--- flow/config.mk ---
export PLATFORM = sky130hd
export DESIGN_NAME = ALU
export DESIGN_NICKNAME = ALU
export VERILOG_FILES = /design/flow/design.v
export SDC_FILE = /design/flow/constraint.sdc
export NUM_CORES = 4
export LEC_CHECK = 0
export ABC_AREA = 0
export CAP_MARGIN = 20
export CELL_PAD_IN_SITES_DETAIL_PLACEMENT = 1
export CELL_PAD_IN_SITES_GLOBAL_PLACEMENT = 3
export CORE_ASPECT_RATIO = 0.67
export CORE_MARGIN = 2
export CORE_UTILIZATION = 36
export CTS_CLUSTER_DIAMETER = 227
export CTS_CLUSTER_SIZE = 83
export GPL_ROUTABILITY_DRIVEN = 0
export GPL_TIMING_DRIVEN = 0
export HOLD_SLACK_MARGIN = 0.29
export PLACE_DENSITY = 0.77
export SETUP_SLACK_MARGIN = -0.49
export SLEW_MARGIN = 5
export TNS_END_PERCENT = 90
--- flow/constraint.sdc ---
create_clock -name core_clock -period 10.5 [get_ports {CLK}]
set_input_delay 2.1000 -clock core_clock [delete_from_list [all_inputs] [get_ports {CLK}]]
set_output_delay 2.1000 -clock core_clock [all_outputs]
set_load 0.01 [all_outputs]
--- flow/design.v ---
module ALU(
    input logic CLK,
    input logic RST,
    input logic ACT,
    input logic[3:0]  OP,
    input logic[1:0]  MOVI,
    input logic[31:0] REG_A,
    input logic[31:0] REG_B,
    input logic[31:0] MEM,
    input logic[31:0] IMM,
    output logic[31:0] DATA,
    output logic       RDY,
    output logic       VLD
);
    typedef enum logic [1:0] {
        INIT,
        FIRST_STAGE,
        MUL_FIRST_STAGE,
        MUL_SECOND_STAGE
    } state_type;
    state_type state_curr;
    state_type state_next;
    logic[31:0] operand_A;
    logic[31:0] operand_B;
    logic[31:0] norm_res;
    logic[31:0] norm_reg;
    logic[63:0] mult_res;
    logic       mult_req;
    always_comb begin
        case (state_curr)
            INIT:
                if (ACT) begin
                    if (mult_req)
                        state_next = MUL_FIRST_STAGE;
                    else
                        state_next = FIRST_STAGE;
                end else
                     state_next = INIT;
            FIRST_STAGE:      state_next = INIT;
            MUL_FIRST_STAGE:  state_next = MUL_SECOND_STAGE;
            MUL_SECOND_STAGE: state_next = INIT;
        endcase
    end
    always_ff @(posedge CLK) begin
        if (RST) begin
            state_curr  <= INIT;
        end else begin
            state_curr <= state_next;
            if (state_next == MUL_FIRST_STAGE)
                mult_res <= operand_A * operand_B;
            if (state_next == FIRST_STAGE)
                norm_reg <= norm_res;
        end
    end
    always_comb begin
        case (state_curr)
            INIT:             DATA = 32'b0;
            FIRST_STAGE:      DATA = norm_reg;
            MUL_FIRST_STAGE:  DATA = mult_res[31:0];
            MUL_SECOND_STAGE: DATA = mult_res[63:32];
        endcase
    end
    assign operand_A = REG_A;
    assign VLD = (state_curr != INIT) & ~RST;
    assign RDY = state_curr == INIT;
    always_comb begin
        case (MOVI)
            2'b00:   operand_B = REG_B;
            2'b01:   operand_B = MEM;
            2'b10:   operand_B = IMM;
            default: operand_B = '0;
        endcase
    end
    always_comb begin
        norm_res = 32'b0;
        mult_req = 0;
        if (RDY) begin
            case (OP)
                4'b0000: norm_res = operand_A + operand_B;             
                4'b0001: norm_res = operand_A - operand_B;             
                4'b0010: mult_req = 1;                                 
                4'b0011: norm_res = {1'b0, operand_B[31:1]};           
                4'b0100: norm_res = {operand_B[30:0], 1'b0};           
                4'b0101: norm_res = {operand_B[0], operand_B[31:1]};   
                4'b0110: norm_res = {operand_B[30:0], operand_B[31]};  
                4'b0111: norm_res = ~operand_B;                        
                4'b1000: norm_res = operand_A & operand_B;             
                4'b1001: norm_res = operand_A | operand_B;             
                4'b1010: norm_res = operand_A ^ operand_B;             
                4'b1011: norm_res = ~(operand_A & operand_B);          
                4'b1100: norm_res = ~(operand_A | operand_B);          
                4'b1101: norm_res = ~(operand_A ^ operand_B);          
                4'b1110: norm_res = operand_B + 1;                     
                4'b1111: norm_res = operand_B - 1;                     
            endcase
        end
    end
endmodule
--- flow/run.sh ---
#!/bin/bash
# the make line also repeats each setting of config.mk as NAME=value (left out here)
make -C /OpenROAD-flow-scripts/flow DESIGN_CONFIG=/design/flow/config.mk WORK_HOME=/design/flow/orfs CLKGATE_MAP_FILE= finish
==> summary.rpt, run 1 <==
CELLS AND AREA
---------------------------------------------------------------------------------
Comb area                                                              36600 um^2
Fin nets                                                                     6823
Final design area excluding fillers                                    50100 um^2
Area used by sequential logic in the layout                             2920 um^2
Area grow syn2layout                                                        14.5%
End-of-flow core utilization                                                0.416
Final standard cell count with taps included and fillers excluded            6997
Number of filler cells placed in the layout                                 14200

GLOBAL ROUTE
---------------------------------------------------------------------------------
Initial antenna violation count                                                28
First-pass GRT wire length                                              331000 um
Global routing usage summed across all routing layers                       0.384
Global-route congestion overflow total                                          0
Vias in the first global route                                              41100
Maximum number of pins on one net before global-route repair                   25

FINAL TIMING
---------------------------------------------------------------------------------
Final count of hold timing violations                                           0
Normalized max-slew margin                                                  0.188
Final Cycle Share                                                            1.04
Post-route clock skew                                                   0.0122 ns
Worst-Margin Slew                                                         1.21 ns
Final count of pins violating max slew                                          0
Clock period minus worst slack                                           10.87 ns
Minimum hold slack                                                       0.821 ns
Final tally of setup violations                                                21
Maximum clock frequency                                                  92.0 MHz
Unrepaired setup endpoints after global routing                              true
Setup TNS                                                                -4.17 ns
Final setup margin                                                      -0.372 ns

SYNTH
---------------------------------------------------------------------------------
Share of cell area taken by muxes after synthesis                          0.0218
Most common cell in the netlist                                      sky130_fd_sc_hd__inv_1
Largest cells by area after synthesis                                sky130_fd_sc_hd__fa_1, sky130_fd_sc_hd__ha_1, sky130_fd_sc_hd__inv_1
Simple Share, Synth                                                         0.139
Register area share after synthesis                                        0.0668
Number of cells in Yosys stat                                                5161
Area share of the largest cell type after synthesis                         0.410
Cell type with the highest aggregate area in the netlist             sky130_fd_sc_hd__fa_1
Count of different cell masters after synthesis                                84
Ys flop type                                                         sky130_fd_sc_hd__edfxtp_1
Syn Std Cell Area                                                      43800 um^2
Count of library flops with an enable pin                                      96
Dominant kind of combinational cell                                   adder cells
Yosys adder share                                                           0.522
Share of synthesized cell area in and-or and or-and compound cells          0.111
Synth warnings                                                                  1
Most frequent cells after synthesis                                  sky130_fd_sc_hd__inv_1, sky130_fd_sc_hd__fa_1, sky130_fd_sc_hd__nor2_1
Number of cells produced by synthesis                                        5161
Post-synthesis chip area from yosys                                    43800 um^2
Average footprint of a synthesized cell                                 8.48 um^2
Nets at Floorplan                                                            6587
XOR/XNOR Area Share                                                        0.0282
#FFs+latches synth                                                             98
FFs w/ async S/R, synth                                                         0

FLOORPLANNING
---------------------------------------------------------------------------------
Width of the die                                                           430 um
Core Box Area                                                         120000 um^2
Fp_density                                                                  0.364
I/O pin count                                                                 171
Number of cell rows                                                           104
Area of the die                                                       124000 um^2
Die extent in y                                                            289 um

DETAILED ROUTING
---------------------------------------------------------------------------------
Initial detailed-routing violation count                                     4329
Vias                                                                        40000
Via density per instance                                                     5.71
Post-route ant nets                                                             0
Routed wire per std cell                                                  33.8 um
Count of unresolved DRC violations after routing                                0
TritonRoute pass-1 iters                                                        5
Post-detailed-routing wire length                                       236000 um

SETUP PATH
---------------------------------------------------------------------------------
Logic depth of the worst setup path including buffers                          24
Data arrival time of the critical path                                   11.00 ns
Largest delay share family, worst path                                adder cells
Terminus of the critical flop-to-flop path                           mult_res[36]$_DFFE_PP_
CP Capture Type                                                          register
Origin of the critical flop-to-flop path                             state_curr[0]$_SDFF_PP0_
Worst Path Required                                                      10.63 ns
Delay contributed by the slowest stage of the critical path               0.61 ns
Critical path endpoint                                               mult_res[57]$_DFFE_PP_
Worst R2R Setup Slack                                                     6.68 ns
Critical-path cell with the highest stage delay                      sky130_fd_sc_hd__fa_1
Most frequent cell on the critical path                              sky130_fd_sc_hd__fa_1
Worst path bufs/invs                                                            6
Category of the most critical setup path                                in -> reg
Critical-path cell list                                              clkdlybuf4s50_1 -> inv_1 -> clkbuf_2 -> nor2_1 -> fa_1 -> inv_1 -> fa_1 -> fa_1 -> fa_1 -> inv_1 -> fa_1 -> fa_1 -> fa_1 -> fa_1 -> ha_4 -> nand4_1 -> or3_1 -> o21ba_2 -> nor4_2 -> buf_4 -> o21ai_1 -> a21boi_2 -> nor4_1 -> a311oi_2
Nature of the critical path startpoint                               primary input
R2R cell count                                                                  8
Peak fanout along the critical path                                            10
Crit path launch                                                        REG_A[26]

PLACED DESIGN
---------------------------------------------------------------------------------
Placement-stage worst setup slack                                        -4.34 ns
Post-detail-place hpwl                                                  205000 um
Total placed cells including tap cells                                       6974
IO buf count                                                                  165
Post-DP Area                                                           48400 um^2

RUN
---------------------------------------------------------------------------------
Max-cap viol count                                                              0
Number of logged tool warnings                                                 91

CLOCK NETWORK
---------------------------------------------------------------------------------
Deepest clock path buffer count                                                 2
Clk sink count                                                                 98
Clk Latency, worst-skew pair                                              0.39 ns
CTS H-tree depth                                                                3
Root Driver                                                          sky130_fd_sc_hd__clkbuf_16
CTS tree                                                                    built
Clock buffers created by TritonCTS                                              9
Count of hold buffers inserted by post-cts repair                               0
CTS clock-pin slew for the worst setup and hold paths                     0.07 ns

HOLD PATH
---------------------------------------------------------------------------------
HP Start                                                             state_curr[1]$_SDFF_PP0_
Number of cells on the worst hold path                                          3
Tightest Hold Check Type                                               reg -> reg
End point of the worst hold path                                     state_curr[0]$_SDFF_PP0_

STATUS
---------------------------------------------------------------------------------
Status                                                               failed layout checks
Violated Checks                                                      negative setup slack

[layout make-up]
class,instances,share of cell area
Tap cell,1590,0.0397
Clock inverter,7,0.00107
Antenna cell,5,0.000250
Inverter,978,0.0762
Buffer,239,0.0258
Timing Repair Buffer,302,0.0645
Multi-Input combinational cell,3769,0.730
Clock buffer,9,0.00449
Sequential cell,98,0.0583
[routing by layer]
metal,share of wire,global-route usage
met2,0.41,0.560
met5,0.00040,0
met1,0.45,0.566
met3,0.096,0.0827
met4,0.038,0.119
[timing repair]
| action | 4_1_cts | 5_1_grt |
|---|---|---|
| buffers inserted | 35 | 46 |
| setup endpoints to repair | 51 | 20 |
| resized | 334 | 129 |
| hold endpoints to repair | 0 | 0 |
| pin swaps | 5 | 11 |
==> inputs of run 2 (changes only) <==
Settings changed: ABC_AREA 0 to unset, CELL_PAD_IN_SITES_DETAIL_PLACEMENT 1 to unset, CELL_PAD_IN_SITES_GLOBAL_PLACEMENT 3 to unset, CORE_ASPECT_RATIO 0.67 to 0.5, CORE_UTILIZATION 36 to 64, CTS_CLUSTER_DIAMETER 227 to 287, CTS_CLUSTER_SIZE 83 to 100, GPL_ROUTABILITY_DRIVEN 0 to unset, GPL_TIMING_DRIVEN 0 to unset, HOLD_SLACK_MARGIN 0.29 to unset, PLACE_DENSITY 0.77 to 0.35, SETUP_SLACK_MARGIN -0.49 to unset, SLEW_MARGIN 5 to 20, TNS_END_PERCENT 90 to 5.
Clock period 10.5 ns to 6.73 ns, I/O delays scaled along.
==> summary.rpt, run 2 <==
FINAL TIMING
---------------------------------------------------------------------------------
Unrepaired setup endpoints after global routing                              true
Final setup margin                                                       -2.67 ns   -2.30 ns
Minimum hold slack                                                       0.952 ns   +0.131 ns
Final Cycle Share                                                            1.40   +0.362
Final tally of setup violations                                                57   +170%
Post-route clock skew                                                   0.0113 ns   -0.000957 ns
Clock period minus worst slack                                            9.40 ns
Worst-Margin Slew                                                         1.37 ns   +0.152 ns
Maximum clock frequency                                                   106 MHz
Normalized max-slew margin                                                 0.0862   -0.102
Final count of pins violating max slew                                          0   unchanged
Final count of hold timing violations                                           0   unchanged

CLOCK NETWORK
---------------------------------------------------------------------------------
Clock buffers created by TritonCTS                                              9   unchanged
CTS H-tree depth                                                                3   unchanged
CTS clock-pin slew for the worst setup and hold paths                     0.07 ns   about the same
Clk Latency, worst-skew pair                                              0.36 ns   -0.03 ns
Clk sink count                                                                 98   unchanged
Root Driver                                                          sky130_fd_sc_hd__clkbuf_16
Count of hold buffers inserted by post-cts repair                               0   unchanged
Deepest clock path buffer count                                                 2   unchanged
CTS tree                                                                    built

CELLS AND AREA
---------------------------------------------------------------------------------
Number of filler cells placed in the layout                                  3601   -75%
End-of-flow core utilization                                                0.833   +0.416
Final standard cell count with taps included and fillers excluded            6852   -2.1%
Fin nets                                                                     7352   +7.8%
Area grow syn2layout                                                        28.0%

SYNTH
---------------------------------------------------------------------------------
Most common cell in the netlist                                      sky130_fd_sc_hd__inv_1
Largest cells by area after synthesis                                sky130_fd_sc_hd__fa_1, sky130_fd_sc_hd__ha_1, sky130_fd_sc_hd__inv_1
Simple Share, Synth                                                         0.139   unchanged
Average footprint of a synthesized cell                                 8.48 um^2   unchanged
Cell type with the highest aggregate area in the netlist             sky130_fd_sc_hd__fa_1
FFs w/ async S/R, synth                                                         0   unchanged
Share of cell area taken by muxes after synthesis                          0.0218   unchanged
Ys flop type                                                         sky130_fd_sc_hd__edfxtp_1
Count of different cell masters after synthesis                                84   unchanged
XOR/XNOR Area Share                                                        0.0282   unchanged
Most frequent cells after synthesis                                  sky130_fd_sc_hd__inv_1, sky130_fd_sc_hd__fa_1, sky130_fd_sc_hd__nor2_1
Synth warnings                                                                  1   unchanged
Post-synthesis chip area from yosys                                    43800 um^2   unchanged
Syn Std Cell Area                                                      43800 um^2   unchanged
Count of library flops with an enable pin                                      96   unchanged
#FFs+latches synth                                                             98   unchanged
Area share of the largest cell type after synthesis                         0.410   unchanged
Yosys adder share                                                           0.522   unchanged
Number of cells produced by synthesis                                        5161   unchanged
Dominant kind of combinational cell                                   adder cells
Number of cells in Yosys stat                                                5161   unchanged
Nets at Floorplan                                                            6587   unchanged
Share of synthesized cell area in and-or and or-and compound cells          0.111   unchanged
Register area share after synthesis                                        0.0668   unchanged

RUN
---------------------------------------------------------------------------------
Max-cap viol count                                                              0   unchanged
Number of logged tool warnings                                                 96   +5.5%

PLACED DESIGN
---------------------------------------------------------------------------------
Total placed cells including tap cells                                       6760   -3.1%
Post-detail-place hpwl                                                  167000 um   -18%
Gp weighted congestion                                                       1.16
IO buf count                                                                  170   +3.0%

SETUP PATH
---------------------------------------------------------------------------------
Data arrival time of the critical path                                    9.50 ns   -1.50 ns
Most frequent cell on the critical path                              sky130_fd_sc_hd__fa_1
Critical path endpoint                                               mult_res[60]$_DFFE_PP_
Terminus of the critical flop-to-flop path                           mult_res[49]$_DFFE_PP_
Logic depth of the worst setup path including buffers                          30   +25%
Peak fanout along the critical path                                            16   +6
Delay contributed by the slowest stage of the critical path               0.67 ns   +0.06 ns
Worst path bufs/invs                                                            8   +2
Worst R2R Setup Slack                                                     3.30 ns   -3.38 ns
Origin of the critical flop-to-flop path                             state_curr[1]$_SDFF_PP0_
R2R cell count                                                                  5   -3
Crit path launch                                                           MEM[2]
Category of the most critical setup path                                in -> reg
Largest delay share family, worst path                                adder cells
Worst Path Required                                                       6.83 ns   -3.80 ns
Critical-path cell with the highest stage delay                      sky130_fd_sc_hd__fa_1
Nature of the critical path startpoint                               primary input
CP Capture Type                                                          register

GLOBAL ROUTE
---------------------------------------------------------------------------------
Met2 usage                                                                  0.780   +0.220
GR peak layer                                                                met2
Met1 Usage GRT                                                              0.708   +0.141
Global routing usage summed across all routing layers                       0.588   +0.204
Met3 track demand over resource                                             0.345   +0.262
Initial antenna violation count                                                41   +46%
Vias in the first global route                                              47400   +15%
First-pass GRT wire length                                              299000 um   -9.7%
Maximum number of pins on one net before global-route repair                   65   +160%
Global-route congestion overflow total                                          0   unchanged

HOLD PATH
---------------------------------------------------------------------------------
HP Start                                                             state_curr[1]$_SDFF_PP0_
Number of cells on the worst hold path                                          3   unchanged
End point of the worst hold path                                     state_curr[0]$_SDFF_PP0_
Tightest Hold Check Type                                               reg -> reg

FLOORPLANNING
---------------------------------------------------------------------------------
Number of cell rows                                                            67   -36%
Fp_density                                                                  0.650   +0.287
Area of the die                                                        70600 um^2   -43%
Core Box Area                                                          67300 um^2   -44%
Die extent in y                                                            189 um   -35%
Width of the die                                                           374 um   -13%
I/O pin count                                                                 171   unchanged

DETAILED ROUTING
---------------------------------------------------------------------------------
Vias                                                                        47500   +19%
Via density per instance                                                     6.93   +21%
Post-detailed-routing wire length                                       221000 um   -6.5%
Post-route ant nets                                                             0   unchanged
Count of unresolved DRC violations after routing                                0   unchanged
Routed wire per std cell                                                  32.3 um   -4.5%
Initial detailed-routing violation count                                     9152   +110%
TritonRoute pass-1 iters                                                       16   +11

STATUS
---------------------------------------------------------------------------------
Violated Checks                                                      negative setup slack
Status                                                               failed layout checks

==> run 2: what timing repair did <==
action	in CTS	in global routing
buffers inserted	15	31
endpoints found under the setup margin	57	60
pin swaps	40	93
cloned	0	6
resized	174	226
==> run 2: metal layers <==
layer / vias to the layer above / routed length (um) / share of wire
met1: 22300 / 69300 / 0.31
met4: 58 / 23300 / 0.11
met2: 5337 / 81000 / 0.37
met5: - / 1660 / 0.0075
li1: 17700 / - / -
met3: 2171 / 45700 / 0.21
==> run 2: metrics by stage <==
stage	setup WS, ns	area, um^2	TNS, ns
after detailed placement	-2.93	53500	-131.73
after global placement	-2.66	53500	-116.58
after global routing	-2.73	56000	-123.01
final	-2.67	56100	-120.72
after CTS	-2.12	54800	-85.63
after floorplan	-1.99	44700	-74.92
==> run 2: area by class of cell <==
| cell class | instances | area, um^2 | share of cell area |
|---|---|---|---|
| diodes | 24 | 60.1 | 0.00107 |
| clock buffers | 9 | 225 | 0.00402 |
| clock inverters | 7 | 93.8 | 0.00167 |
| inverters | 978 | 3790 | 0.0676 |
| multi-input cells | 3769 | 37800 | 0.674 |
| flip-flops and latches | 98 | 2920 | 0.0521 |
| well taps | 897 | 1120 | 0.0200 |
| repair buffers | 1068 | 10000 | 0.179 |
| repair inverters | 2 | 25.0 | 0.000446 |
==> inputs of run 3 (changes only) <==
Settings changed: CORE_ASPECT_RATIO 0.5 to unset, CORE_UTILIZATION 64 to 67, CTS_CLUSTER_DIAMETER 287 to unset, CTS_CLUSTER_SIZE 100 to 63, HOLD_SLACK_MARGIN set to -0.08, PLACE_DENSITY 0.35 to unset, SETUP_SLACK_MARGIN set to -0.61, TNS_END_PERCENT 5 to unset.
Clock period 6.73 ns to 7.54 ns, I/O delays scaled along.
==> summary.rpt, run 3 <==
FINAL TIMING
---------------------------------------------------------------------------------
Post-route clock skew                                                   0.0127 ns   +0.00143 ns
Final tally of setup violations                                                54   -5.3%
Normalized max-slew margin                                                 0.0727   -0.0135
Worst-Margin Slew                                                         1.39 ns   +0.0253 ns
Setup TNS                                                              -115.41 ns   +5.31 ns
Final count of pins violating max slew                                          0   unchanged
Clock period minus worst slack                                           10.24 ns
Final count of hold timing violations                                           0   unchanged
Minimum hold slack                                                       0.806 ns   -0.146 ns
Final Cycle Share                                                            1.36   -0.0395
Final setup margin                                                       -2.70 ns   -0.0240 ns
Unrepaired setup endpoints after global routing                              true
Maximum clock frequency                                                  97.7 MHz

CLOCK NETWORK
---------------------------------------------------------------------------------
CTS tree                                                                    built
Clk Latency, worst-skew pair                                              0.38 ns   +0.02 ns
Deepest clock path buffer count                                                 2   unchanged
CTS clock-pin slew for the worst setup and hold paths                     0.08 ns   about the same
Count of hold buffers inserted by post-cts repair                               0   unchanged
Root Driver                                                          sky130_fd_sc_hd__clkbuf_16
CTS H-tree depth                                                                3   unchanged
Clk sink count                                                                 98   unchanged
Clock buffers created by TritonCTS                                              9   unchanged

SYNTH
---------------------------------------------------------------------------------
FFs w/ async S/R, synth                                                         0   unchanged
Register area share after synthesis                                        0.0668   unchanged
#FFs+latches synth                                                             98   unchanged
Synth warnings                                                                  1   unchanged
Post-synthesis chip area from yosys                                    43800 um^2   unchanged
Count of different cell masters after synthesis                                84   unchanged
Number of cells in Yosys stat                                                5161   unchanged
Number of cells produced by synthesis                                        5161   unchanged
Share of cell area taken by muxes after synthesis                          0.0218   unchanged
Yosys adder share                                                           0.522   unchanged
Ys flop type                                                         sky130_fd_sc_hd__edfxtp_1
Dominant kind of combinational cell                                   adder cells
Average footprint of a synthesized cell                                 8.48 um^2   unchanged
Largest cells by area after synthesis                                sky130_fd_sc_hd__fa_1, sky130_fd_sc_hd__ha_1, sky130_fd_sc_hd__inv_1
Most frequent cells after synthesis                                  sky130_fd_sc_hd__inv_1, sky130_fd_sc_hd__fa_1, sky130_fd_sc_hd__nor2_1
Syn Std Cell Area                                                      43800 um^2   unchanged
Share of synthesized cell area in and-or and or-and compound cells          0.111   unchanged
Simple Share, Synth                                                         0.139   unchanged
Count of library flops with an enable pin                                      96   unchanged
Nets at Floorplan                                                            6587   unchanged
Cell type with the highest aggregate area in the netlist             sky130_fd_sc_hd__fa_1
Most common cell in the netlist                                      sky130_fd_sc_hd__inv_1
XOR/XNOR Area Share                                                        0.0282   unchanged
Area share of the largest cell type after synthesis                         0.410   unchanged

DETAILED ROUTING
---------------------------------------------------------------------------------
Via density per instance                                                     6.78   -2.2%
Routed wire per std cell                                                  30.5 um   -5.3%
Count of unresolved DRC violations after routing                                0   unchanged
TritonRoute pass-1 iters                                                       15   -1
Post-route ant nets                                                             0   unchanged
Initial detailed-routing violation count                                     7692   -16%
Vias                                                                        45500   -4.1%
Post-detailed-routing wire length                                       205000 um   -7.2%

SETUP PATH
---------------------------------------------------------------------------------
Terminus of the critical flop-to-flop path                           mult_res[15]$_DFFE_PP_
Critical path endpoint                                               mult_res[52]$_DFFE_PP_
Origin of the critical flop-to-flop path                             state_curr[1]$_SDFF_PP0_
Most frequent cell on the critical path                              sky130_fd_sc_hd__buf_4
Data arrival time of the critical path                                   10.36 ns   +0.86 ns
Crit path launch                                                          MOVI[1]
Largest delay share family, worst path                                adder cells
Peak fanout along the critical path                                            13   -3
Worst path bufs/invs                                                           13   +5
Logic depth of the worst setup path including buffers                          35   +17%
R2R cell count                                                                  5   unchanged
Critical-path cell with the highest stage delay                      sky130_fd_sc_hd__fa_1
Worst Path Required                                                       7.66 ns   +0.83 ns
Nature of the critical path startpoint                               primary input
Category of the most critical setup path                                in -> reg
CP Capture Type                                                          register
Worst R2R Setup Slack                                                     4.27 ns   +0.97 ns
Delay contributed by the slowest stage of the critical path               0.79 ns   +0.12 ns

RUN
---------------------------------------------------------------------------------
Number of logged tool warnings                                                 96   unchanged
Max-cap viol count                                                              0   unchanged

CELLS AND AREA
---------------------------------------------------------------------------------
Area grow syn2layout                                                        26.0%
Area used by sequential logic in the layout                             2920 um^2   unchanged
End-of-flow core utilization                                                0.854   +0.0213
Comb area                                                              38000 um^2   +0.47%
Number of filler cells placed in the layout                                  3376   -6.2%
Fin nets                                                                     7259   -1.3%

FLOORPLANNING
---------------------------------------------------------------------------------
I/O pin count                                                                 171   unchanged
Number of cell rows                                                            93   +39%
Width of the die                                                           260 um   -31%
Area of the die                                                        67400 um^2   -4.6%
Core Box Area                                                          64600 um^2   -4.1%
Die extent in y                                                            260 um   +37%
Fp_density                                                                  0.678   +0.0275

PLACED DESIGN
---------------------------------------------------------------------------------
Post-detail-place hpwl                                                  149000 um   -11%
Gp weighted congestion                                                       1.10   -5.0%
IO buf count                                                                  170   unchanged

HOLD PATH
---------------------------------------------------------------------------------
HP Start                                                             state_curr[1]$_SDFF_PP0_
Tightest Hold Check Type                                               reg -> reg
Number of cells on the worst hold path                                          3   unchanged
End point of the worst hold path                                     state_curr[0]$_SDFF_PP0_

GLOBAL ROUTE
---------------------------------------------------------------------------------
Vias in the first global route                                              45900   -3.1%
Global routing usage summed across all routing layers                       0.565   -0.0228
Maximum number of pins on one net before global-route repair                   69   +6.2%
Initial antenna violation count                                                32   -22%
Global-route congestion overflow total                                          0   unchanged
First-pass GRT wire length                                              277000 um   -7.5%

STATUS
---------------------------------------------------------------------------------
Status                                                               failed layout checks
Violated Checks                                                      negative setup slack

==> run 3: stage by stage <==
step	cell area (um^2)	worst slack (ns)	cells
6_report	55200	-2.70	6719
5_1_grt	55100	-2.56	6700
4_1_cts	54100	-1.50	6657
3_5_place_dp	52700	-2.20	6625
3_3_place_gp	52700	-2.02	6625
2_1_floorplan	45000	-1.34	5161
==> run 3: layout make-up <==
| class | count | share of cell area |
|---|---|---|
| timing repair inverter | 1 | 0.000113 |
| timing repair buffer | 976 | 0.164 |
| inverter | 978 | 0.0688 |
| multi-input combinational | 3769 | 0.688 |
| antenna | 26 | 0.00118 |
| clock inverter | 7 | 0.00152 |
| sequential | 98 | 0.0530 |
| tap | 855 | 0.0194 |
| clock buffer | 9 | 0.00408 |
==> run 3: routing by layer <==
layer / share of wire / vias to the layer above / global-route usage / wire, um
li1: - / 17500 / - / -
met1: 0.29 / 21500 / 0.636 / 60100
met2: 0.39 / 4599 / 0.813 / 80900
met3: 0.18 / 1926 / 0.228 / 35900
met4: 0.13 / 34 / 0.538 / 27500
met5: 0.0035 / - / 0 / 713
==> run 3: what timing repair did <==
action,CTS,global route
pin swaps,74,71
gates resized,181,173
cloned,1,1
buffers inserted,21,49
endpoints found under the setup margin,47,49
==> inputs of run 4 (changes only) <==
Settings changed: CORE_UTILIZATION 67 to 70, CTS_CLUSTER_SIZE 63 to 41, HOLD_SLACK_MARGIN -0.08 to unset, MAX_ROUTING_LAYER set to met4, SETUP_SLACK_MARGIN -0.61 to unset.
Clock period 7.54 ns to 9.47 ns, I/O delays scaled along.
==> summary.rpt, run 4 <==
FLOORPLANNING
---------------------------------------------------------------------------------
Fp_density                                                                  0.708   +0.0302
Number of cell rows                                                            91   -2.2%
I/O pin count                                                                 171   unchanged
Width of the die                                                           254 um   -2.1%
Core Box Area                                                          61800 um^2   -4.3%
Area of the die                                                        64600 um^2   -4.2%
Die extent in y                                                            254 um   -2.1%

SYNTH
---------------------------------------------------------------------------------
FFs w/ async S/R, synth                                                         0   unchanged
Share of cell area taken by muxes after synthesis                          0.0218   unchanged
Count of library flops with an enable pin                                      96   unchanged
XOR/XNOR Area Share                                                        0.0282   unchanged
Nets at Floorplan                                                            6587   unchanged
Count of different cell masters after synthesis                                84   unchanged
Most frequent cells after synthesis                                  sky130_fd_sc_hd__inv_1, sky130_fd_sc_hd__fa_1, sky130_fd_sc_hd__nor2_1
Number of cells in Yosys stat                                                5161   unchanged
Largest cells by area after synthesis                                sky130_fd_sc_hd__fa_1, sky130_fd_sc_hd__ha_1, sky130_fd_sc_hd__inv_1
Simple Share, Synth                                                         0.139   unchanged
Share of synthesized cell area in and-or and or-and compound cells          0.111   unchanged
Area share of the largest cell type after synthesis                         0.410   unchanged
#FFs+latches synth                                                             98   unchanged
Dominant kind of combinational cell                                   adder cells
Post-synthesis chip area from yosys                                    43800 um^2   unchanged
Cell type with the highest aggregate area in the netlist             sky130_fd_sc_hd__fa_1
Register area share after synthesis                                        0.0668   unchanged
Most common cell in the netlist                                      sky130_fd_sc_hd__inv_1
Average footprint of a synthesized cell                                 8.48 um^2   unchanged
Ys flop type                                                         sky130_fd_sc_hd__edfxtp_1
Synth warnings                                                                  1   unchanged
Number of cells produced by synthesis                                        5161   unchanged
Yosys adder share                                                           0.522   unchanged
Syn Std Cell Area                                                      43800 um^2   unchanged

CLOCK NETWORK
---------------------------------------------------------------------------------
Clock buffers created by TritonCTS                                              9   unchanged
CTS H-tree depth                                                                3   unchanged
Clk sink count                                                                 98   unchanged
Root Driver                                                          sky130_fd_sc_hd__clkbuf_16
Count of hold buffers inserted by post-cts repair                               0   unchanged
Deepest clock path buffer count                                                 2   unchanged

STATUS
---------------------------------------------------------------------------------
Error msg                                                            [ERROR GRT-0116] Global routing finished with congestion. Check the congestion regions in the DRC Viewer.
Stopping stage                                                       global routing
Status                                                               did not finish

PLACED DESIGN
---------------------------------------------------------------------------------
Gp weighted congestion                                                       1.17   +6.1%
Post-detail-place hpwl                                                  157000 um   +5.6%
IO buf count                                                                  170   unchanged

GLOBAL ROUTE
---------------------------------------------------------------------------------
Global-route congestion overflow total                                        373
Global routing usage summed across all routing layers                       0.822

-- run 4: layer usage --
layer,GRT usage,GRT overflow
met1,0.820,10
met2,0.959,218
met3,0.659,27
met4,0.799,118
met5,-,-
-- run 4: metrics by stage --
step | instance area, um^2 | instances | setup slack [ns]
after CTS | 53300 | 6581 | -0.0699
after floorplan | 44000 | 5161 | -0.0210
after detailed placement | 51200 | 6492 | -1.11
after global placement | 51200 | 6492 | -0.922
-- run 4: timing repair --
item	in CTS
resized	269
pin swaps	113
setup buffers	66
gates cloned	8
endpoints found under the setup margin	26
==> inputs of run 5 (changes only) <==
Settings changed: ABC_AREA set to 1, CAP_MARGIN 20 to 10, CELL_PAD_IN_SITES_DETAIL_PLACEMENT set to 1, CELL_PAD_IN_SITES_GLOBAL_PLACEMENT set to 3, CORE_ASPECT_RATIO set to 1.5, CORE_UTILIZATION 70 to 71, CTS_CLUSTER_SIZE 41 to unset, GPL_TIMING_DRIVEN set to 0, HOLD_SLACK_MARGIN set to -0.04, MAX_ROUTING_LAYER met4 to unset, PLACE_DENSITY_LB_ADDON set to 0.12, SLEW_MARGIN 20 to 0, TNS_END_PERCENT set to 25.
Clock period 9.47 ns to 10.5 ns, I/O delays scaled along.
==> summary.rpt, run 5 <==
SYNTH
---------------------------------------------------------------------------------
Most common cell in the netlist                                      sky130_fd_sc_hd__inv_1
Area share of the largest cell type after synthesis                         0.378   -0.0319
Largest cells by area after synthesis                                sky130_fd_sc_hd__fa_1, sky130_fd_sc_hd__inv_1, sky130_fd_sc_hd__nand2_1
Number of cells produced by synthesis                                        6541   +27%
Share of cell area taken by muxes after synthesis                               0   -0.0218
Simple Share, Synth                                                         0.202   +0.0632
Nets at Floorplan                                                            7967   +21%
Dominant kind of combinational cell                                   adder cells
Average footprint of a synthesized cell                                 7.26 um^2   -14%
Count of different cell masters after synthesis                                56   -33%
Synth warnings                                                                  1   unchanged
Cell type with the highest aggregate area in the netlist             sky130_fd_sc_hd__fa_1
Number of cells in Yosys stat                                                6541   +27%
Ys flop type                                                         sky130_fd_sc_hd__edfxtp_1
Count of library flops with an enable pin                                      96   unchanged
Register area share after synthesis                                        0.0616   -0.00520
#FFs+latches synth                                                             98   unchanged
Yosys adder share                                                           0.481   -0.0407
Post-synthesis chip area from yosys                                    47500 um^2   +8.4%
Share of synthesized cell area in and-or and or-and compound cells         0.0698   -0.0410
Most frequent cells after synthesis                                  sky130_fd_sc_hd__inv_1, sky130_fd_sc_hd__nand2_1, sky130_fd_sc_hd__fa_1
XOR/XNOR Area Share                                                        0.0142   -0.0140
FFs w/ async S/R, synth                                                         0   unchanged
Syn Std Cell Area                                                      47500 um^2   +8.4%

STATUS
---------------------------------------------------------------------------------
Status                                                               did not finish
Error msg                                                            [ERROR FLW-0024] Place density exceeds 1.0 (current PLACE_DENSITY_LB_ADDON =  0.12). Please check if the value of  PLACE_DENSITY_LB_ADDON is between 0 and 0.99.
Stopping stage                                                       global placement without I/O

FLOORPLANNING
---------------------------------------------------------------------------------
Die extent in y                                                            321 um   +26%
Number of cell rows                                                           116   +27%
Area of the die                                                        69000 um^2   +6.9%
Fp_density                                                                  0.714   +0.00610
Width of the die                                                           215 um   -15%
Core Box Area                                                          66500 um^2   +7.5%

==> inputs of run 6 (changes only) <==
Settings changed: ABC_AREA 1 to unset, CAP_MARGIN 10 to 20, CELL_PAD_IN_SITES_DETAIL_PLACEMENT 1 to 0, CELL_PAD_IN_SITES_GLOBAL_PLACEMENT 3 to 1, CORE_ASPECT_RATIO 1.5 to unset, CORE_UTILIZATION 71 to 26, CTS_CLUSTER_DIAMETER set to 56, CTS_CLUSTER_SIZE set to 37, HOLD_SLACK_MARGIN -0.04 to unset, MIN_ROUTING_LAYER set to met1, PLACE_DENSITY set to 0.62, PLACE_DENSITY_LB_ADDON 0.12 to unset, SETUP_SLACK_MARGIN set to 0.61, TNS_END_PERCENT 25 to 45.
Clock period 10.5 ns to 6.11 ns, I/O delays scaled along.
==> summary.rpt, run 6 <==
SETUP PATH
---------------------------------------------------------------------------------
Largest delay share family, worst path                                adder cells
R2R cell count                                                                  7
Peak fanout along the critical path                                            10
Origin of the critical flop-to-flop path                             state_curr[0]$_SDFF_PP0_
Critical-path cell with the highest stage delay                      sky130_fd_sc_hd__fa_1
Worst R2R Setup Slack                                                     2.34 ns
Worst path bufs/invs                                                           12
Most frequent cell on the critical path                              sky130_fd_sc_hd__fa_1
Nature of the critical path startpoint                               primary input
CP Capture Type                                                          register
Crit path launch                                                          MOVI[0]
Worst Path Required                                                       6.21 ns
Category of the most critical setup path                                in -> reg
Terminus of the critical flop-to-flop path                           mult_res[13]$_DFFE_PP_
Data arrival time of the critical path                                    9.44 ns
Delay contributed by the slowest stage of the critical path               0.57 ns
Logic depth of the worst setup path including buffers                          33
Critical path endpoint                                               mult_res[60]$_DFFE_PP_

STATUS
---------------------------------------------------------------------------------
Violated Checks                                                      negative setup slack
Status                                                               failed layout checks

SYNTH
---------------------------------------------------------------------------------
XOR/XNOR Area Share                                                        0.0282   +0.0140
Count of library flops with an enable pin                                      96   unchanged
Syn Std Cell Area                                                      43800 um^2   -7.8%
Share of synthesized cell area in and-or and or-and compound cells          0.111   +0.0410
Most frequent cells after synthesis                                  sky130_fd_sc_hd__inv_1, sky130_fd_sc_hd__fa_1, sky130_fd_sc_hd__nor2_1
Cell type with the highest aggregate area in the netlist             sky130_fd_sc_hd__fa_1
Ys flop type                                                         sky130_fd_sc_hd__edfxtp_1
#FFs+latches synth                                                             98   unchanged
Area share of the largest cell type after synthesis                         0.410   +0.0319
Number of cells produced by synthesis                                        5161   -21%
FFs w/ async S/R, synth                                                         0   unchanged
Share of cell area taken by muxes after synthesis                          0.0218   +0.0218
Count of different cell masters after synthesis                                84   +50%
Post-synthesis chip area from yosys                                    43800 um^2   -7.8%
Synth warnings                                                                  1   unchanged
Simple Share, Synth                                                         0.139   -0.0632
Most common cell in the netlist                                      sky130_fd_sc_hd__inv_1
Number of cells in Yosys stat                                                5161   -21%
Nets at Floorplan                                                            6587   -17%
Average footprint of a synthesized cell                                 8.48 um^2   +17%
Register area share after synthesis                                        0.0668   +0.00520
Dominant kind of combinational cell                                   adder cells
Largest cells by area after synthesis                                sky130_fd_sc_hd__fa_1, sky130_fd_sc_hd__ha_1, sky130_fd_sc_hd__inv_1
Yosys adder share                                                           0.522   +0.0407

FLOORPLANNING
---------------------------------------------------------------------------------
Width of the die                                                           414 um   +93%
Fp_density                                                                  0.262   -0.452
I/O pin count                                                                 171
Core Box Area                                                         167000 um^2   +150%
Die extent in y                                                            414 um   +29%
Area of the die                                                       172000 um^2   +150%
Number of cell rows                                                           150   +29%

HOLD PATH
---------------------------------------------------------------------------------
Number of cells on the worst hold path                                          3
Tightest Hold Check Type                                               reg -> reg
End point of the worst hold path                                     state_curr[0]$_SDFF_PP0_
HP Start                                                             state_curr[1]$_SDFF_PP0_

GLOBAL ROUTE
---------------------------------------------------------------------------------
Met3 track demand over resource                                            0.0422
Global routing usage summed across all routing layers                       0.264
Maximum number of pins on one net before global-route repair                   36
GR peak layer                                                                met2
Vias in the first global route                                              41600
Global-route congestion overflow total                                          0
Initial antenna violation count                                                17
First-pass GRT wire length                                              320000 um
Met2 usage                                                                  0.403
Met1 Usage GRT                                                              0.346

RUN
---------------------------------------------------------------------------------
Max-cap viol count                                                              0
Number of logged tool warnings                                                 93

CELLS AND AREA
---------------------------------------------------------------------------------
Final design area excluding fillers                                    55800 um^2
End-of-flow core utilization                                                0.334
Fin nets                                                                     7041
Number of filler cells placed in the layout                                 17400
Area grow syn2layout                                                        27.5%

CLOCK NETWORK
---------------------------------------------------------------------------------
Deepest clock path buffer count                                                 2
Root Driver                                                          sky130_fd_sc_hd__clkbuf_16
CTS H-tree depth                                                                3
CTS tree                                                                    built
CTS clock-pin slew for the worst setup and hold paths                     0.07 ns
Clk sink count                                                                 98
Clock buffers created by TritonCTS                                              9
Clk Latency, worst-skew pair                                              0.37 ns

DETAILED ROUTING
---------------------------------------------------------------------------------
Routed wire per std cell                                                  29.5 um
Post-detailed-routing wire length                                       231000 um
Post-route ant nets                                                             0
Count of unresolved DRC violations after routing                                0
Via density per instance                                                     5.25
Vias                                                                        41100
TritonRoute pass-1 iters                                                        6
Initial detailed-routing violation count                                     4268

FINAL TIMING
---------------------------------------------------------------------------------
Setup TNS                                                              -131.59 ns
Maximum clock frequency                                                   107 MHz
Unrepaired setup endpoints after global routing                              true
Worst-Margin Slew                                                         1.24 ns
Final count of pins violating max slew                                          0
Final Cycle Share                                                            1.53
Final tally of setup violations                                                63
Normalized max-slew margin                                                  0.170
Clock period minus worst slack                                            9.34 ns
Post-route clock skew                                                  0.00942 ns
Final count of hold timing violations                                           0
Final setup margin                                                       -3.23 ns

PLACED DESIGN
---------------------------------------------------------------------------------
Post-DP Area                                                           49800 um^2
Placement-stage worst setup slack                                        -5.80 ns
Gp weighted congestion                                                       1.03
IO buf count                                                                  165
Post-detail-place hpwl                                                  190000 um

run 6: what timing repair did:
item	CTS	global route
cloned	6	1
resized	796	173
setup buffers	213	31
endpoints found under the setup margin	83	78
hold buffers	0	0
pin swaps	107	84
run 6: metal layers:
layer / wire length (um) / part of all wire
met4: 18900 / 0.082
met3: 19600 / 0.085
met2: 100000 / 0.43
met5: 52 / 0.00022
met1: 92400 / 0.40
run 6: cell type report:
type,count,area [um^2],area share
clock buffers,9,225,0.00403
flip-flops and latches,98,2920,0.0524
inverters,978,3950,0.0707
diodes,7,17.5,0.000314
plain buffers,316,3150,0.0565
multi-input cells,3769,38400,0.687
clock inverters,6,58.8,0.00105
repair buffers,443,4370,0.0782
well taps,2204,2760,0.0494
run 6: stage by stage:
step,hold WS [ns],std cells
2_1_floorplan,0.598,5161
3_3_place_gp,0.719,7530
3_5_place_dp,0.734,7557
4_1_cts,0.748,7791
5_1_grt,0.802,7825
6_report,0.774,7830
==> inputs of run 7 (changes only) <==
Settings changed: CELL_PAD_IN_SITES_DETAIL_PLACEMENT 0 to unset, CELL_PAD_IN_SITES_GLOBAL_PLACEMENT 1 to unset, CORE_UTILIZATION 26 to 70, CTS_CLUSTER_DIAMETER 56 to unset, CTS_CLUSTER_SIZE 37 to 41, GPL_TIMING_DRIVEN 0 to unset, MIN_ROUTING_LAYER met1 to unset, PLACE_DENSITY 0.62 to unset, SETUP_SLACK_MARGIN 0.61 to 1.71, SLEW_MARGIN 0 to 20, TNS_END_PERCENT 45 to unset.
Clock period 6.11 ns to 9.82 ns, I/O delays scaled along.
==> summary.rpt, run 7 <==
SYNTH
---------------------------------------------------------------------------------
Average footprint of a synthesized cell                                 8.48 um^2   unchanged
Area share of the largest cell type after synthesis                         0.410   unchanged
Yosys adder share                                                           0.522   unchanged
Post-synthesis chip area from yosys                                    43800 um^2   unchanged
Share of synthesized cell area in and-or and or-and compound cells          0.111   unchanged
Most common cell in the netlist                                      sky130_fd_sc_hd__inv_1
Largest cells by area after synthesis                                sky130_fd_sc_hd__fa_1, sky130_fd_sc_hd__ha_1, sky130_fd_sc_hd__inv_1
Synth warnings                                                                  1   unchanged
Syn Std Cell Area                                                      43800 um^2   unchanged
Ys flop type                                                         sky130_fd_sc_hd__edfxtp_1
Share of cell area taken by muxes after synthesis                          0.0218   unchanged
Number of cells in Yosys stat                                                5161   unchanged
Simple Share, Synth                                                         0.139   unchanged
Nets at Floorplan                                                            6587   unchanged
#FFs+latches synth                                                             98   unchanged
Dominant kind of combinational cell                                   adder cells
FFs w/ async S/R, synth                                                         0   unchanged
Cell type with the highest aggregate area in the netlist             sky130_fd_sc_hd__fa_1
Most frequent cells after synthesis                                  sky130_fd_sc_hd__inv_1, sky130_fd_sc_hd__fa_1, sky130_fd_sc_hd__nor2_1
Count of library flops with an enable pin                                      96   unchanged
XOR/XNOR Area Share                                                        0.0282   unchanged
Number of cells produced by synthesis                                        5161   unchanged
Register area share after synthesis                                        0.0668   unchanged
Count of different cell masters after synthesis                                84   unchanged

STATUS
---------------------------------------------------------------------------------
Error msg                                                            [ERROR GRT-0116] Global routing finished with congestion. Check the congestion regions in the DRC Viewer.
Stopping stage                                                       global routing
Status                                                               did not finish

CLOCK NETWORK
---------------------------------------------------------------------------------
Root Driver                                                          sky130_fd_sc_hd__clkbuf_16
CTS H-tree depth                                                                3   unchanged
Clk sink count                                                                 98   unchanged
Clock buffers created by TritonCTS                                              9   unchanged
Deepest clock path buffer count                                                 2   unchanged
Count of hold buffers inserted by post-cts repair                               0   unchanged

PLACED DESIGN
---------------------------------------------------------------------------------
Gp weighted congestion                                                       1.12   +9.4%
Total placed cells including tap cells                                       6349   -16%
Post-detail-place hpwl                                                  152000 um   -20%
IO buf count                                                                  170   +3.0%

GLOBAL ROUTE
---------------------------------------------------------------------------------
Global-route congestion overflow total                                        112
Global routing usage summed across all routing layers                       0.743

FLOORPLANNING
---------------------------------------------------------------------------------
Die extent in y                                                            254 um   -39%
Fp_density                                                                  0.708   +0.446
Number of cell rows                                                            91   -39%
Area of the die                                                        64600 um^2   -62%
Core Box Area                                                          61800 um^2   -63%
Width of the die                                                           254 um   -39%
I/O pin count                                                                 171   unchanged

## run 7: metrics by stage
stage                     instance area [um^2]  hold slack, ns  worst slack (ns)
after floorplan                          45100           0.598             0.487
after global placement                   50600           0.761            -0.660
after detailed placement                 50600           0.778            -0.698
after CTS                                52600           0.790             0.282
## run 7: timing repair
item                                    4_1_cts
cloned                                        5
endpoints found under the hold margin         0
pin swaps                                    98
buffers inserted                             75
resized                                     231
endpoints found under the setup margin       51
## run 7: layer usage
metal / overflow / global-route usage
met3: 5 / 0.565
met1: 1 / 0.764
met2: 67 / 0.915
met4: 37 / 0.725
met5: 2 / 0.262
==> inputs of run 8 (changes only) <==
Settings changed: CORE_UTILIZATION 70 to 71, CTS_CLUSTER_SIZE 41 to 63, PLACE_DENSITY_LB_ADDON set to 0.24, SETUP_SLACK_MARGIN 1.71 to -0.61.
Clock period 9.82 ns to 8.63 ns, I/O delays scaled along.
==> summary.rpt, run 8 <==
SYNTH
---------------------------------------------------------------------------------
Dominant kind of combinational cell                                   adder cells
Simple Share, Synth                                                         0.139   unchanged
Syn Std Cell Area                                                      43800 um^2   unchanged
Post-synthesis chip area from yosys                                    43800 um^2   unchanged
Synth warnings                                                                  1   unchanged
Ys flop type                                                         sky130_fd_sc_hd__edfxtp_1
Area share of the largest cell type after synthesis                         0.410   unchanged
Number of cells produced by synthesis                                        5161   unchanged
Most common cell in the netlist                                      sky130_fd_sc_hd__inv_1
Yosys adder share                                                           0.522   unchanged
Cell type with the highest aggregate area in the netlist             sky130_fd_sc_hd__fa_1
#FFs+latches synth                                                             98   unchanged
Register area share after synthesis                                        0.0668   unchanged
Most frequent cells after synthesis                                  sky130_fd_sc_hd__inv_1, sky130_fd_sc_hd__fa_1, sky130_fd_sc_hd__nor2_1
Share of cell area taken by muxes after synthesis                          0.0218   unchanged
Nets at Floorplan                                                            6587   unchanged
FFs w/ async S/R, synth                                                         0   unchanged
Count of different cell masters after synthesis                                84   unchanged
Count of library flops with an enable pin                                      96   unchanged
Share of synthesized cell area in and-or and or-and compound cells          0.111   unchanged
Largest cells by area after synthesis                                sky130_fd_sc_hd__fa_1, sky130_fd_sc_hd__ha_1, sky130_fd_sc_hd__inv_1
Number of cells in Yosys stat                                                5161   unchanged
XOR/XNOR Area Share                                                        0.0282   unchanged
Average footprint of a synthesized cell                                 8.48 um^2   unchanged

FLOORPLANNING
---------------------------------------------------------------------------------
Die extent in y                                                            252 um   -0.70%
Core Box Area                                                          61400 um^2   -0.74%
Width of the die                                                           252 um   -0.70%
Number of cell rows                                                            91   unchanged
I/O pin count                                                                 171   unchanged
Area of the die                                                        63700 um^2   -1.4%
Fp_density                                                                  0.713   +0.00526

STATUS
---------------------------------------------------------------------------------
Error msg                                                            [ERROR GRT-0116] Global routing finished with congestion. Check the congestion regions in the DRC Viewer.
Status                                                               did not finish
Stopping stage                                                       global routing

CLOCK NETWORK
---------------------------------------------------------------------------------
CTS H-tree depth                                                                3   unchanged
Clk sink count                                                                 98   unchanged
Root Driver                                                          sky130_fd_sc_hd__clkbuf_16
Clock buffers created by TritonCTS                                              9   unchanged
Count of hold buffers inserted by post-cts repair                               0   unchanged
Deepest clock path buffer count                                                 2   unchanged

PLACED DESIGN
---------------------------------------------------------------------------------
Gp weighted congestion                                                       1.11   -1.0%
IO buf count                                                                  170   unchanged
Post-detail-place hpwl                                                  158000 um   +3.6%
Placement-stage worst setup slack                                        -1.44 ns   -0.747 ns

GLOBAL ROUTE
---------------------------------------------------------------------------------
Global routing usage summed across all routing layers                       0.729
Global-route congestion overflow total                                        120

run 8: per-stage QoR:
| step | hold slack [ns] | cell area, um^2 | std cells | TNS (ns) |
|---|---|---|---|---|
| floorplan | 0.598 | 44100 | 5161 | -11.80 |
| CTS | 0.776 | 52400 | 6521 | -18.89 |
| global placement | 0.744 | 51500 | 6495 | -36.60 |
| detailed placement | 0.765 | 51500 | 6495 | -47.39 |
run 8: timing repair:
item / 4_1_cts
resized: 113
pin swaps: 23
setup endpoints to repair: 28
gates cloned: 2
setup buffers: 18
run 8: layer usage:
layer / GRT usage / GRT overflow
met1: 0.744 / 4
met5: 0.273 / 1
met2: 0.916 / 65
met3: 0.534 / 2
met4: 0.710 / 48
==> inputs of run 9 (changes only) <==
Settings changed: CORE_UTILIZATION 71 to 68, CTS_CLUSTER_DIAMETER set to 287, CTS_CLUSTER_SIZE 63 to 100, PLACE_DENSITY set to 0.35, PLACE_DENSITY_LB_ADDON 0.24 to unset, SETUP_SLACK_MARGIN -0.61 to unset, TNS_END_PERCENT set to 5.
Clock period 8.63 ns to 5.81 ns, I/O delays scaled along.
==> summary.rpt, run 9 <==
STATUS
---------------------------------------------------------------------------------
Status                                                               did not finish
Stopping stage                                                       global routing
Error msg                                                            [ERROR GRT-0116] Global routing finished with congestion. Check the congestion regions in the DRC Viewer.

SYNTH
---------------------------------------------------------------------------------
FFs w/ async S/R, synth                                                         0   unchanged
Syn Std Cell Area                                                      43800 um^2   unchanged
Most frequent cells after synthesis                                  sky130_fd_sc_hd__inv_1, sky130_fd_sc_hd__fa_1, sky130_fd_sc_hd__nor2_1
Yosys adder share                                                           0.522   unchanged
Simple Share, Synth                                                         0.139   unchanged
XOR/XNOR Area Share                                                        0.0282   unchanged
#FFs+latches synth                                                             98   unchanged
Largest cells by area after synthesis                                sky130_fd_sc_hd__fa_1, sky130_fd_sc_hd__ha_1, sky130_fd_sc_hd__inv_1
Share of cell area taken by muxes after synthesis                          0.0218   unchanged
Count of library flops with an enable pin                                      96   unchanged
Count of different cell masters after synthesis                                84   unchanged
Average footprint of a synthesized cell                                 8.48 um^2   unchanged
Number of cells in Yosys stat                                                5161   unchanged
Ys flop type                                                         sky130_fd_sc_hd__edfxtp_1
Register area share after synthesis                                        0.0668   unchanged
Most common cell in the netlist                                      sky130_fd_sc_hd__inv_1
Area share of the largest cell type after synthesis                         0.410   unchanged
Nets at Floorplan                                                            6587   unchanged
Number of cells produced by synthesis                                        5161   unchanged
Cell type with the highest aggregate area in the netlist             sky130_fd_sc_hd__fa_1
Share of synthesized cell area in and-or and or-and compound cells          0.111   unchanged
Post-synthesis chip area from yosys                                    43800 um^2   unchanged
Dominant kind of combinational cell                                   adder cells
Synth warnings                                                                  1   unchanged

FLOORPLANNING
---------------------------------------------------------------------------------
I/O pin count                                                                 171   unchanged
Fp_density                                                                  0.684   -0.0293
Core Box Area                                                          64000 um^2   +4.3%
Area of the die                                                        66400 um^2   +4.3%
Die extent in y                                                            258 um   +2.1%
Number of cell rows                                                            93   +2.2%
Width of the die                                                           258 um   +2.1%

CLOCK NETWORK
---------------------------------------------------------------------------------
CTS H-tree depth                                                                3   unchanged
Deepest clock path buffer count                                                 2   unchanged
Clk sink count                                                                 98   unchanged
Clock buffers created by TritonCTS                                              9   unchanged
Root Driver                                                          sky130_fd_sc_hd__clkbuf_16
Count of hold buffers inserted by post-cts repair                               0   unchanged

GLOBAL ROUTE
---------------------------------------------------------------------------------
Global-route congestion overflow total                                          9
Global routing usage summed across all routing layers                       0.705

PLACED DESIGN
---------------------------------------------------------------------------------
Placement-stage worst setup slack                                        -3.61 ns   -2.16 ns
Post-detail-place hpwl                                                  160000 um   +1.4%
Gp weighted congestion                                                       1.11   about the same
IO buf count                                                                  170   unchanged
Post-DP Area                                                           53500 um^2   +3.7%

[run 9: layer usage]
metal,overflow,GRT usage
met2,6,0.904
met5,0,0.249
met3,0,0.491
met1,0,0.734
met4,3,0.661
[run 9: timing repair]
item	in CTS
resized	150
pin swaps	47
hold endpoints to repair	0
gates cloned	0
buffers inserted	17
endpoints found under the setup margin	70
[run 9: per-stage QoR]
| stage | instances | utilization | TNS, ns |
|---|---|---|---|
| floorplan | 5161 | - | -116.12 |
| global placement | 6753 | 0.835 | -163.15 |
| detailed placement | 6753 | 0.835 | -175.44 |
| CTS | 6786 | 0.852 | -133.20 |
==> inputs of run 10 (changes only) <==
Settings changed: CORE_UTILIZATION 68 to 60, CTS_CLUSTER_DIAMETER 287 to unset, CTS_CLUSTER_SIZE 100 to unset, PLACE_DENSITY 0.35 to unset, TNS_END_PERCENT 5 to unset.
Clock period 5.81 ns to 4.37 ns, I/O delays scaled along.
==> summary.rpt, run 10 <==
CLOCK NETWORK
---------------------------------------------------------------------------------
Clk Latency, worst-skew pair                                              0.36 ns
CTS H-tree depth                                                                3   unchanged
Clock buffers created by TritonCTS                                              9   unchanged
CTS clock-pin slew for the worst setup and hold paths                     0.07 ns
Deepest clock path buffer count                                                 2   unchanged
Root Driver                                                          sky130_fd_sc_hd__clkbuf_16
Count of hold buffers inserted by post-cts repair                               0   unchanged
CTS tree                                                                    built
Clk sink count                                                                 98   unchanged

SYNTH
---------------------------------------------------------------------------------
Post-synthesis chip area from yosys                                    43800 um^2   unchanged
Most common cell in the netlist                                      sky130_fd_sc_hd__inv_1
FFs w/ async S/R, synth                                                         0   unchanged
XOR/XNOR Area Share                                                        0.0282   unchanged
Cell type with the highest aggregate area in the netlist             sky130_fd_sc_hd__fa_1
Yosys adder share                                                           0.522   unchanged
Register area share after synthesis                                        0.0668   unchanged
#FFs+latches synth                                                             98   unchanged
Simple Share, Synth                                                         0.139   unchanged
Nets at Floorplan                                                            6587   unchanged
Syn Std Cell Area                                                      43800 um^2   unchanged
Number of cells in Yosys stat                                                5161   unchanged
Share of synthesized cell area in and-or and or-and compound cells          0.111   unchanged
Count of different cell masters after synthesis                                84   unchanged
Count of library flops with an enable pin                                      96   unchanged
Synth warnings                                                                  1   unchanged
Ys flop type                                                         sky130_fd_sc_hd__edfxtp_1
Average footprint of a synthesized cell                                 8.48 um^2   unchanged
Share of cell area taken by muxes after synthesis                          0.0218   unchanged
Dominant kind of combinational cell                                   adder cells
Largest cells by area after synthesis                                sky130_fd_sc_hd__fa_1, sky130_fd_sc_hd__ha_1, sky130_fd_sc_hd__inv_1
Most frequent cells after synthesis                                  sky130_fd_sc_hd__inv_1, sky130_fd_sc_hd__fa_1, sky130_fd_sc_hd__nor2_1
Number of cells produced by synthesis                                        5161   unchanged
Area share of the largest cell type after synthesis                         0.410   unchanged

SETUP PATH
---------------------------------------------------------------------------------
Worst Path Required                                                       4.50 ns
Nature of the critical path startpoint                               primary input
Worst R2R Setup Slack                                                     1.59 ns
Largest delay share family, worst path                                adder cells
Most frequent cell on the critical path                              sky130_fd_sc_hd__fa_1
CP Capture Type                                                          register
Data arrival time of the critical path                                    9.69 ns
Origin of the critical flop-to-flop path                             state_curr[1]$_SDFF_PP0_
Category of the most critical setup path                                in -> reg
Peak fanout along the critical path                                             9
Logic depth of the worst setup path including buffers                          34
Crit path launch                                                          MOVI[0]
Delay contributed by the slowest stage of the critical path               0.99 ns
Critical-path cell with the highest stage delay                      sky130_fd_sc_hd__nor2_1
Terminus of the critical flop-to-flop path                           norm_reg[21]$_SDFFCE_PN0P_
Worst path bufs/invs                                                           13
R2R cell count                                                                  5
Critical path endpoint                                               mult_res[44]$_DFFE_PP_

CELLS AND AREA
---------------------------------------------------------------------------------
Final design area excluding fillers                                    59500 um^2
Area grow syn2layout                                                        35.9%
Fin nets                                                                     7572
Number of filler cells placed in the layout                                  4168
Final standard cell count with taps included and fillers excluded            7127

GLOBAL ROUTE
---------------------------------------------------------------------------------
Vias in the first global route                                              46500
Initial antenna violation count                                                21
First-pass GRT wire length                                              290000 um
Global routing usage summed across all routing layers                       0.533
Global-route congestion overflow total                                          0
Maximum number of pins on one net before global-route repair                   60

FINAL TIMING
---------------------------------------------------------------------------------
Final setup margin                                                       -5.20 ns
Maximum clock frequency                                                   105 MHz
Final Cycle Share                                                            2.19
Final count of hold timing violations                                           0
Final count of pins violating max slew                                          0
Worst-Margin Slew                                                         1.31 ns
Final tally of setup violations                                                85
Post-route clock skew                                                  0.00780 ns
Clock period minus worst slack                                            9.57 ns
Normalized max-slew margin                                                  0.124
Minimum hold slack                                                       0.637 ns
Unrepaired setup endpoints after global routing                              true

FLOORPLANNING
---------------------------------------------------------------------------------
I/O pin count                                                                 171   unchanged
Width of the die                                                           274 um   +6.4%
Die extent in y                                                            274 um   +6.4%
Fp_density                                                                  0.603   -0.0809
Area of the die                                                        75200 um^2   +13%
Core Box Area                                                          72600 um^2   +13%
Number of cell rows                                                            99   +6.5%

DETAILED ROUTING
---------------------------------------------------------------------------------
Routed wire per std cell                                                  30.6 um
Count of unresolved DRC violations after routing                                0
Vias                                                                        46300
Initial detailed-routing violation count                                     6592
Via density per instance                                                     6.50
TritonRoute pass-1 iters                                                       10
Post-detailed-routing wire length                                       218000 um
Post-route ant nets                                                             0

HOLD PATH
---------------------------------------------------------------------------------
Tightest Hold Check Type                                               reg -> reg
End point of the worst hold path                                     state_curr[0]$_SDFF_PP0_
HP Start                                                             state_curr[0]$_SDFF_PP0_
Number of cells on the worst hold path                                          3

PLACED DESIGN
---------------------------------------------------------------------------------
Post-DP Area                                                           55000 um^2   +2.8%
IO buf count                                                                  170   unchanged
Total placed cells including tap cells                                       6960   +3.1%
Placement-stage worst setup slack                                        -5.38 ns   -1.77 ns
Gp weighted congestion                                                       1.08   -2.8%
Post-detail-place hpwl                                                  158000 um   -0.91%

RUN
---------------------------------------------------------------------------------
Max-cap viol count                                                              0
Number of logged tool warnings                                                 96

STATUS
---------------------------------------------------------------------------------
Violated Checks                                                      negative setup slack
Status                                                               failed layout checks

-- run 10: timing repair --
item / in CTS / in global routing
setup buffers: 75 / 74
gates cloned: 9 / 3
setup endpoints to repair: 84 / 85
gates resized: 331 / 335
pin swaps: 183 / 140
-- run 10: cell type report --
type | count | area [um^2] | area share
tap | 959 | 1200 | 0.0202
inverter | 978 | 3830 | 0.0644
timing repair inverter | 3 | 47.5 | 0.000799
clock buffer | 10 | 229 | 0.00385
timing repair buffer | 1287 | 11800 | 0.199
multi-input combinational | 3769 | 39300 | 0.661
antenna | 17 | 42.5 | 0.000715
sequential | 98 | 2920 | 0.0491
clock inverter | 6 | 75.1 | 0.00126
-- run 10: metal layers --
metal | GRT usage | up-vias | part of all wire
li1 | - | 18100 | -
met1 | 0.614 | 22100 | 0.30
met2 | 0.789 | 4311 | 0.41
met3 | 0.168 | 1799 | 0.15
met4 | 0.500 | 37 | 0.13
met5 | 0.00513 | - | 0.0045
-- run 10: stage by stage --
stage | TNS (ns) | utilization
after floorplan | -180.10 | -
after global placement | -265.30 | 0.758
after detailed placement | -271.68 | 0.758
after CTS | -210.65 | 0.791
after global routing | -273.40 | 0.819
final | -270.18 | 0.820
